==> flow/design.v (excerpt) <==
module shuzizhong(
    input wire clk1,         
    input wire reset,        
    input wire ah1,          
    input wire am1,          
    input wire alarm1,       
    input wire en,           
    input wire naozhong,     
    output wire [0:6] shi,       
    output wire [0:6] ge,        
    output wire [0:6] min_shi,   
    output wire [0:6] min_ge,    
    output wire [0:6] sec_shi,   
    output wire [0:6] sec_ge,    
    output wire daodian,     
    output wire audio        
);
clock: 19.2 ns
lec_check: 0
cap_margin: 30
cell_pad_in_sites_detail_placement: 2
core_aspect_ratio: 0.79
core_margin: 4
core_utilization: 67
cts_cluster_size: 99
setup_slack_margin: 4.58
slew_margin: 20
run.sh (not shown) runs the stock make flow with config.mk's settings and CLKGATE_MAP_FILE=.
The starting point died in detailed placement (3_5_place_dp).
Then changed:
- ABC_AREA: unset -> 1
- CAP_MARGIN: 30 -> 20
- CELL_PAD_IN_SITES_DETAIL_PLACEMENT: 2 -> unset
- CORE_ASPECT_RATIO: 0.79 -> unset
- CORE_MARGIN: 4 -> 2
- CORE_UTILIZATION: 67 -> 68
- CTS_CLUSTER_DIAMETER: unset -> 201
- CTS_CLUSTER_SIZE: 99 -> unset
- SETUP_SLACK_MARGIN: 4.58 -> unset
- clock period: 19.2 -> 13.2 ns (I/O delays scaled with it)
After rerunning: Now the flow completed with no timing, DRC or antenna violations. Die size fell by a few percent. Area after synthesis rose by a few percent. Synthesized cell count rose by a quarter to a third.
Then changed:
- ABC_AREA: 1 -> unset
- CORE_UTILIZATION: 68 -> 40
- CTS_CLUSTER_DIAMETER: 201 -> unset
- clock period: 13.2 -> 25.0 ns (I/O delays scaled with it)
What happened: First-iteration DRC count goes down by 35%; hold slack gets better by 0.011 ns; power goes down by 64%; worst setup slack gets better by 5.4 ns; sequential share of layout area goes up by 1.1 points; sequential power goes down by 48%; wire length goes down by 4.2%; sequential cell count stays the same; core utilization goes down by 32 points; design area goes down by 4.5%.
Then changed:
- ABC_AREA: unset -> 1
- CAP_MARGIN: 20 -> 35
- CELL_PAD_IN_SITES_DETAIL_PLACEMENT: unset -> 1
- CORE_MARGIN: 2 -> 9
- CTS_CLUSTER_SIZE: unset -> 18
- GPL_ROUTABILITY_DRIVEN: unset -> 0
- HOLD_SLACK_MARGIN: unset -> 0.12
- MIN_ROUTING_LAYER: unset -> met1
- SETUP_SLACK_MARGIN: unset -> 1.64
- SLEW_MARGIN: 20 -> 5
- TNS_END_PERCENT: unset -> 40
Result: Non-clock buffer count fell by 2; core utilization rose by 0.50 points; wire length rose by 23%; hold slack is better by 0.0091 ns.
Then changed:
- ABC_AREA: 1 -> unset
- CAP_MARGIN: 35 -> 20
- CELL_PAD_IN_SITES_DETAIL_PLACEMENT: 1 -> unset
- CORE_MARGIN: 9 -> 2
- CORE_UTILIZATION: 40 -> 61
- CTS_CLUSTER_DIAMETER: unset -> 378
- CTS_CLUSTER_SIZE: 18 -> 100
- GPL_ROUTABILITY_DRIVEN: 0 -> unset
- HOLD_SLACK_MARGIN: 0.12 -> -0.08
- MIN_ROUTING_LAYER: met1 -> unset
- SETUP_SLACK_MARGIN: 1.64 -> 5.0
- SLEW_MARGIN: 5 -> 20
- TNS_END_PERCENT: 40 -> unset
Effect:
- wire length drops by 21%
- total power drops by 34%
- die area drops by 44%
- clock skew climbs by 0.0034 ns
- combinational power drops by 92%
- synthesized area drops by 3.0%
Then changed:
- CORE_UTILIZATION: 61 -> 57
- CTS_CLUSTER_DIAMETER: 378 -> unset
- CTS_CLUSTER_SIZE: 100 -> unset
- HOLD_SLACK_MARGIN: -0.08 -> unset
- SETUP_SLACK_MARGIN: 5.0 -> unset
- clock period: 25.0 -> 12.7 ns (I/O delays scaled with it)
The new run completed and failed the layout checks on negative setup slack.
Clock skew increases by 0.0043 ns.
Via count is higher by 11%.
Final cell count is higher by about 15%.
Setup slack loses 8.0 ns.
Cell area grows by about 20%.
Clock-buffer cell count fell by 3.
Hold slack stays flat.


shuzizhong again, from the RTL that the note above started with.
clock: 12.7 ns
lec_check: 0
abc_area: 1
cap_margin: 20
core_margin: 2
core_utilization: 68
cts_cluster_diameter: 367
cts_cluster_size: 99
setup_slack_margin: 3.1
slew_margin: 20
The baseline never finished: it broke off in global routing.
Then changed:
- ABC_AREA: 1 -> unset
- CORE_UTILIZATION: 68 -> 65
- CTS_CLUSTER_DIAMETER: 367 -> unset
- CTS_CLUSTER_SIZE: 99 -> unset
- SETUP_SLACK_MARGIN: 3.1 -> unset
- clock period: 12.7 -> 17.0 ns (I/O delays scaled with it)
Outcome: With this change the flow finished clean; area after synthesis drops by 3.0%; synthesized cell count drops by 20%; die size goes up by 1.4%.
Then changed:
- ABC_AREA: unset -> 1
- CTS_CLUSTER_DIAMETER: unset -> 205
- PLACE_DENSITY: unset -> 0.35
- clock period: 17.0 -> 12.3 ns (I/O delays scaled with it)
What happened: The changed run finished with timing, DRC and antenna clean; clock-buffer cell count is lower by 4; worst setup slack degrades by 0.65 ns; via count is higher by 10%.
Then changed:
- ABC_AREA: 1 -> unset
- CORE_UTILIZATION: 65 -> 60
- CTS_CLUSTER_DIAMETER: 205 -> unset
- PLACE_DENSITY: 0.35 -> unset
- clock period: 12.3 -> 13.2 ns (I/O delays scaled with it)
With this change the flow finished with setup timing left.
Core utilization came out higher by 0.76 points.
Register-to-register slack got worse by 1.1 ns.
Hold slack gets better by 0.022 ns.
Synthesized area shrinks by 3.0%.
Cell area rose by 5.6%.
Power drops by about 33%.
Final cell count fell by 11%.
Global-route usage rises by 0.57 points.


shuzizhong again, from the RTL that the note above started with.
make LEC_CHECK=0 ABC_AREA=1 CAP_MARGIN=30 CELL_PAD_IN_SITES_DETAIL_PLACEMENT=0 CORE_MARGIN=2 CORE_UTILIZATION=70 CTS_CLUSTER_DIAMETER=231 CTS_CLUSTER_SIZE=15 HOLD_SLACK_MARGIN=0.03 MAX_ROUTING_LAYER=met5 SETUP_SLACK_MARGIN=-0.45 SLEW_MARGIN=20 finish   # period 10.7 ns
The baseline finished with setup timing left.
Then changed:
- CAP_MARGIN: 30 -> 40
- MAX_ROUTING_LAYER: met5 -> met4
- SETUP_SLACK_MARGIN: -0.45 -> 2.8
With this change the flow ended with an error in global routing (5_1_grt) with GRT-0116.
Die size does not change.
Area after synthesis does not change.
Synthesized cell count stays the same.
Power and IR drop assume default switching activity.
